alpha:
Design top, start of the top module:
module top(
    input rst, clk,
    input [11:0] ar, ai, br, bi,
    output [23:0] Pi, Pr
);
Size in the first run: roughly 1200 cells after synthesis, roughly 100 flip-flops, roughly 98 I/O pins, roughly 0.011 mm2 of cells after synthesis.
Settings: LEC_CHECK=0, CAP_MARGIN=20, CORE_MARGIN=2, CORE_UTILIZATION=63, CTS_CLUSTER_DIAMETER=270, CTS_CLUSTER_SIZE=98, PLACE_DENSITY=0.87, SETUP_SLACK_MARGIN=-0.7, SLEW_MARGIN=20, TNS_END_PERCENT=15; clock period 7.0 ns.
run.sh (not shown) runs the stock make flow with config.mk's settings and CLKGATE_MAP_FILE=.
What beta does differently from alpha at the input level:
- clearing CTS_CLUSTER_DIAMETER, which used to be 270
- swapping 63 for 31 in CORE_UTILIZATION
- swapping 2 for 5 in CORE_MARGIN
- swapping -0.7 for 2.01 in SETUP_SLACK_MARGIN
- swapping 15 for 50 in TNS_END_PERCENT
- putting MAX_ROUTING_LAYER at met4 where nothing was set
- swapping 98 for 39 in CTS_CLUSTER_SIZE
- swapping 20 for 10 in SLEW_MARGIN
- clearing PLACE_DENSITY, which used to be 0.87
- putting GPL_ROUTABILITY_DRIVEN at 0 where nothing was set
Notes after the runs:
- beta was carried through to the last stage, and its layout satisfied the timing, design-rule and antenna checks.
- alpha ended up with nor4_1 as its cell type of the slowest stage on the worst timing path; beta ended up with fa_1.
- Re first-pass GRT wire length: alpha was lower than beta.
- Fraction of area in registers: beta < alpha
- From alpha to beta the numbers moved as follows: cell count up 293; ratio of final minimum period to clock period down 13 points; data required time at the worst endpoint down 0.02 ns.
- Of beta and alpha, the higher routed wire length belongs to alpha.
- Compared with alpha, beta shows sum of met3 wire segment lengths after detailed routing that has gone down by more than a quarter.


## wip/garnet
Starting RTL as in the previous note.
clock: 7.0 ns
lec_check: 0
cap_margin: 20
core_margin: 10
core_utilization: 63
cts_cluster_diameter: 270
cts_cluster_size: 98
hold_slack_margin: 0.3
slew_margin: 20
tns_end_percent: 15
wip/garnet finished every stage and its layout cleared the timing, design-rule and antenna checks.
### wip/garnet -> wip/onyx
# wip/garnet
export LEC_CHECK = 0
export CAP_MARGIN = 20
export CORE_MARGIN = 10
export CORE_UTILIZATION = 63
export CTS_CLUSTER_DIAMETER = 270
export CTS_CLUSTER_SIZE = 98
export HOLD_SLACK_MARGIN = 0.3
export SLEW_MARGIN = 20
export TNS_END_PERCENT = 15
create_clock -name core_clock -period 7.0 [get_ports {clk}]
# wip/onyx
export LEC_CHECK = 0
export CAP_MARGIN = 20
export CORE_MARGIN = 10
export CORE_UTILIZATION = 55
export CTS_CLUSTER_DIAMETER = 270
export CTS_CLUSTER_SIZE = 98
export HOLD_SLACK_MARGIN = 0.3
export SETUP_SLACK_MARGIN = -0.69
export SLEW_MARGIN = 20
export TNS_END_PERCENT = 15
create_clock -name core_clock -period 7.0 [get_ports {clk}]
Notes after the runs:
Taking wip/garnet as the reference, in wip/onyx total cell area reported by yosys after synthesis held, final non-filler cell area went up about 0.4%, horizontal die dimension went up 6.1%, setup slack went down 0.088 ns.
wip/onyx vs. wip/garnet: estimated wirelength of the detail-placed design increased by about 2.5% relative to the old numbers; global-route wire length before repair has increased; non-clock buffer area fraction after layout ~0 delta; clock-buffer cell count climbed 1.
For wip/pepper, these inputs were changed with respect to wip/onyx:
# wip/onyx
export LEC_CHECK = 0
export CAP_MARGIN = 20
export CORE_MARGIN = 10
export CORE_UTILIZATION = 55
export CTS_CLUSTER_DIAMETER = 270
export CTS_CLUSTER_SIZE = 98
export HOLD_SLACK_MARGIN = 0.3
export SETUP_SLACK_MARGIN = -0.69
export SLEW_MARGIN = 20
export TNS_END_PERCENT = 15
create_clock -name core_clock -period 7.0 [get_ports {clk}]
# wip/pepper
export LEC_CHECK = 0
export CAP_MARGIN = 20
export CORE_ASPECT_RATIO = 0.5
export CORE_MARGIN = 10
export CORE_UTILIZATION = 63
export CTS_CLUSTER_DIAMETER = 270
export CTS_CLUSTER_SIZE = 98
export HOLD_SLACK_MARGIN = -0.07
export SLEW_MARGIN = 20
export TNS_END_PERCENT = 15
create_clock -name core_clock -period 7.0 [get_ports {clk}]
### Flow results
wip/pepper -> wip/onyx: compound-cell area share of the yosys netlist delta 0, exact match
Summary of wip/pepper over wip/onyx: final cell area excluding filler cells saw a decrease, area added between synthesis and finish saw a decrease, first-iteration DRC count saw an increase.
Taking wip/onyx as the reference, in wip/pepper buffer count excluding the clock tree in the final layout went down, setup slack went down.
Met1 global-route usage (lower): wip/onyx
Looking at number of core rows, wip/pepper sits about 34% below wip/onyx.
Delta (wip/pepper minus wip/onyx): net count of the finished layout saw a decrease, number of multi-input combinational cells saw little to no change.
wip/pepper: full flow OK, the timing, design-rule and antenna checks passed
## Diff of input files: wip/cedar against wip/pepper
# wip/pepper
export LEC_CHECK = 0
export CAP_MARGIN = 20
export CORE_ASPECT_RATIO = 0.5
export CORE_MARGIN = 10
export CORE_UTILIZATION = 63
export CTS_CLUSTER_DIAMETER = 270
export CTS_CLUSTER_SIZE = 98
export HOLD_SLACK_MARGIN = -0.07
export SLEW_MARGIN = 20
export TNS_END_PERCENT = 15
create_clock -name core_clock -period 7.0 [get_ports {clk}]
# wip/cedar
export LEC_CHECK = 0
export CAP_MARGIN = 20
export CORE_MARGIN = 5
export CORE_UTILIZATION = 40
export MAX_ROUTING_LAYER = met4
export SLEW_MARGIN = 20
create_clock -name core_clock -period 7.0 [get_ports {clk}]
==> results <==
- The final layout from wip/cedar, which completed every stage, passed the timing, design-rule and antenna checks at the end of the flow.
- wip/cedar against wip/pepper: minimum clock period after layout fell by 0.075 ns, met1 usage in global routing moved down.
- wip/cedar ends up with higher post-synthesis to final-layout area growth than wip/pepper does.
- The timing endpoint of the critical path comes out uut2.PP1[22]$_DFFE_PP0P_ in one run and uut2.PP1[16]$_DFFE_PP0P_ in the other, namely in wip/pepper and wip/cedar respectively.
- In the final reports, the cell area of wip/cedar is larger than that of wip/pepper.
- wip/cedar vs wip/pepper, instance count: wip/cedar higher
- Status: fraction of registers with async set/reset parity (wip/pepper, wip/cedar)
- Higher number of tap cells added at floorplan was reported by wip/cedar, not wip/pepper.


## build 31
The RTL this note starts from:
==> flow/design.v <==
module control_unit(
    input clk, rst,
    output reg a_sel, b_sel, PP1_CE, PP2_CE, add, PR_CE, PI_CE
);
    parameter S1 = 3'b001,
              S2 = 3'b010,
              S3 = 3'b011,
              S4 = 3'b100,
              S5 = 3'b101;
    reg [2:0] state, next;
    always @(posedge clk or posedge rst) begin
        if (rst)
            state <= S1;
        else
            state <= next;
    end
    always @(*) begin
        next = S1;
        PP1_CE = 0;
        PP2_CE = 0;
        add = 0;
        PR_CE = 0;
        PI_CE = 0;
        a_sel = 0;
        b_sel = 0;
        case (state) 
            S1: begin
					if(!rst)
                next = S2;
                PP1_CE = 1;
            end
            S2: begin
                next = S3;
                a_sel = 1;
                b_sel = 1;					 
                PP2_CE = 1;
            end
            S3: begin
                next = S4;
                b_sel = 1;
                PP1_CE = 1;					
                add = 1;
                PR_CE = 1;
            end
            S4: begin
                next = S5;
                a_sel = 1;
                PP2_CE = 1;
            end
            S5: begin
                next = S1;
                PI_CE = 1;
            end
        endcase
    end
endmodule
module datapath(
    input clk, rst,
    input a_sel, b_sel, PP1_CE, PP2_CE, add, PR_CE, PI_CE,
    input [11:0] ar, ai, br, bi,
    output reg [23:0] Pr, Pi
);
    wire [11:0] a_mux, b_mux;
    reg [23:0] PP1, PP2, PPs;
    wire [23:0] pro;
    assign a_mux = a_sel ? ai : ar;
    assign b_mux = b_sel ? bi : br;
    assign pro = a_mux * b_mux;  
    always @(posedge clk or posedge rst) begin
        if (rst) begin
            PP1 <= 0;
            PP2 <= 0;
        end else begin
            if (PP1_CE) 
                PP1 <= pro;
            if (PP2_CE) 
                PP2 <= pro;
        end
    end
    always @(*) begin
        if (!add)
            PPs = PP1 + PP2;
        else
            PPs = PP1 - PP2;
    end
    always @(posedge clk or posedge rst) begin
        if (rst) begin
            Pr <= 0;
            Pi <= 0;
        end else begin
            if (PR_CE) 
                Pr <= PPs;
            if (PI_CE) 
                Pi <= PPs;
        end
    end
endmodule
module top(
    input rst, clk,
    input [11:0] ar, ai, br, bi,
    output [23:0] Pi, Pr
);
    wire PP1_CE, PP2_CE, a_sel, b_sel, add, PI_CE, PR_CE;
    control_unit uut1(
        .clk(clk),
        .rst(rst),
        .a_sel(a_sel),
        .b_sel(b_sel),
        .PP1_CE(PP1_CE),
        .PP2_CE(PP2_CE),
        .add(add),
        .PR_CE(PR_CE),
        .PI_CE(PI_CE)
    );
    datapath uut2(
        .clk(clk),
        .rst(rst),
        .a_sel(a_sel),
        .b_sel(b_sel),
        .PP1_CE(PP1_CE),
        .PP2_CE(PP2_CE),
        .add(add),
        .PR_CE(PR_CE),
        .PI_CE(PI_CE),
        .ar(ar),
        .ai(ai),
        .br(br),
        .bi(bi),
        .Pr(Pr),
        .Pi(Pi)
    );
endmodule
clock: 5.28 ns
lec_check: 0
abc_area: 1
cap_margin: 20
cell_pad_in_sites_global_placement: 3
core_margin: 2
core_utilization: 17
place_density_lb_addon: 0.05
setup_slack_margin: 0.58
slew_margin: 20
tns_end_percent: 55
The final report for build 31 shows a completed flow and a layout that fails verification, specifically setup timing.
Relative to build 31, the following input files were edited for build 65:
diff --git a/flow/config.mk b/flow/config.mk
--- a/flow/config.mk
+++ b/flow/config.mk
@@ -9,8 +9,8 @@
 export CAP_MARGIN = 20
 export CELL_PAD_IN_SITES_GLOBAL_PLACEMENT = 3
-export CORE_MARGIN = 2
+export CORE_MARGIN = 8
 export CORE_UTILIZATION = 17
-export PLACE_DENSITY_LB_ADDON = 0.05
-export SETUP_SLACK_MARGIN = 0.58
+export PLACE_DENSITY = 0.9
+export SETUP_SLACK_MARGIN = -0.26
 export SLEW_MARGIN = 20
 export TNS_END_PERCENT = 55
==> comparison <==
Although it ran to completion, build 65 produced a layout that fails the final checks because of setup timing. On global-route track usage on met1, the lower figure sits with build 65, not build 31. Measured against build 31, the first-pass GRT wire length of build 65 comes out at 0.835 times the reference value. Against build 31 as the reference, build 65 delivers a lower count of clock-net buffers in the final layout.
Input changes introduced in build 51 (baseline for comparison: build 65):
==> flow/config.mk <==
export PLATFORM = sky130hd
export DESIGN_NAME = top
export DESIGN_NICKNAME = top
export VERILOG_FILES = /design/flow/design.v
export SDC_FILE = /design/flow/constraint.sdc
export NUM_CORES = 4
export LEC_CHECK = 0
export ABC_AREA = 1
export CAP_MARGIN = 20
export CELL_PAD_IN_SITES_GLOBAL_PLACEMENT = 0
export CORE_MARGIN = 2
export CORE_UTILIZATION = 65
export CTS_CLUSTER_DIAMETER = 51
export CTS_CLUSTER_SIZE = 82
export PLACE_DENSITY = 0.35
export SETUP_SLACK_MARGIN = 0.29
export SLEW_MARGIN = 20
export TNS_END_PERCENT = 55
## What came out
- The run showing the greater final net count is build 51.
- Build 65 finished all stages; however, its layout fails the closing checks, the failures being setup timing.
- The layout from build 51, despite a flow that completed every stage, fails the layout checks, with the failing checks listed as setup timing.
- Build 51 vs build 65, instance count: build 51 lower
- Measured against each other, build 65 and build 51 differ in global-route usage, the higher figure coming from build 51.
- Summary: number of vias after detailed routing, build 51 worse than build 65
Relative to build 51, the following input files were edited for build 88:
==> flow/config.mk <==
export PLATFORM = sky130hd
export DESIGN_NAME = top
export DESIGN_NICKNAME = top
export VERILOG_FILES = /design/flow/design.v
export SDC_FILE = /design/flow/constraint.sdc
export NUM_CORES = 4
export LEC_CHECK = 0
export ABC_AREA = 1
export CAP_MARGIN = 20
export CELL_PAD_IN_SITES_GLOBAL_PLACEMENT = 3
export CORE_MARGIN = 8
export CORE_UTILIZATION = 39
export CTS_CLUSTER_DIAMETER = 234
export CTS_CLUSTER_SIZE = 95
export GPL_ROUTABILITY_DRIVEN = 0
export PLACE_DENSITY_LB_ADDON = 0.05
export SETUP_SLACK_MARGIN = -0.21
export SLEW_MARGIN = 20
export TNS_END_PERCENT = 55
==> comparison <==
Normalized max-slew margin deteriorates in build 88 relative to build 51.
In build 88 the routed length on met3 turned out about 70% lower than in build 51.
Measured slew at the worst slew-check pin ends up higher on build 88.
Comparing build 88 with build 51, the ratio of final minimum period to clock period came out essentially unchanged.
On sequential portion of the cell area, build 88 and build 51 are neck and neck.
Nothing crashed in build 88 and all stages finished; the problem is that the final layout failed, the offending checks being setup timing.
Looking at global-route usage over all layers across build 88 and build 51, the one that comes out higher is build 51.
Worst hold slack across all endpoints: build 88 vs build 51 up 0.0036 ns
Modified inputs, build 86 compared to build 88
==> flow/config.mk <==
export PLATFORM = sky130hd
export DESIGN_NAME = top
export DESIGN_NICKNAME = top
export VERILOG_FILES = /design/flow/design.v
export SDC_FILE = /design/flow/constraint.sdc
export NUM_CORES = 4
export LEC_CHECK = 0
export ABC_AREA = 1
export CAP_MARGIN = 20
export CELL_PAD_IN_SITES_GLOBAL_PLACEMENT = 3
export CORE_MARGIN = 2
export CORE_UTILIZATION = 17
export CTS_CLUSTER_DIAMETER = 233
export CTS_CLUSTER_SIZE = 91
export PLACE_DENSITY_LB_ADDON = 0.05
export SETUP_SLACK_MARGIN = -0.19
export SLEW_MARGIN = 20
export TNS_END_PERCENT = 55
Notes after the runs:
- When build 86 is set beside build 88, its required time at the worst-slack endpoint turns out to be 0.03 ns larger.
- STATUS run=build 86 STAGES=ALL_DONE FINAL_CHECKS=FAILED CAUSE=setup timing
- The lower worst path buffer plus inverter count came out of build 88.
- Of build 88 and build 86, the lower critical path depth belongs to build 88.
- From build 88 to build 86 the numbers moved as follows: sum of routed wire length over all layers went up by 30%; met3 track demand over resource was more or less identical; clock latency on the worst-skew pair now larger.
Inputs modified between build 86 and build 16:
==> flow/config.mk <==
export PLATFORM = sky130hd
export DESIGN_NAME = top
export DESIGN_NICKNAME = top
export VERILOG_FILES = /design/flow/design.v
export SDC_FILE = /design/flow/constraint.sdc
export NUM_CORES = 4
export LEC_CHECK = 0
export ABC_AREA = 1
export CAP_MARGIN = 20
export CELL_PAD_IN_SITES_GLOBAL_PLACEMENT = 0
export CORE_MARGIN = 6
export CORE_UTILIZATION = 17
export PLACE_DENSITY_LB_ADDON = 0.05
export SETUP_SLACK_MARGIN = -0.23
export SLEW_MARGIN = 20
export TNS_END_PERCENT = 55
Findings:
Completing all stages was not enough for build 16: its layout failed the final checks because of setup timing.
Going from build 86 to build 16, placed standard-cell area fell by 76 sq um, wire length decreased by 1.6% relative to the old numbers, achievable clock frequency now sits at about the same level, number of violations reported at the end of detailed-routing iteration 0 -about 23%.
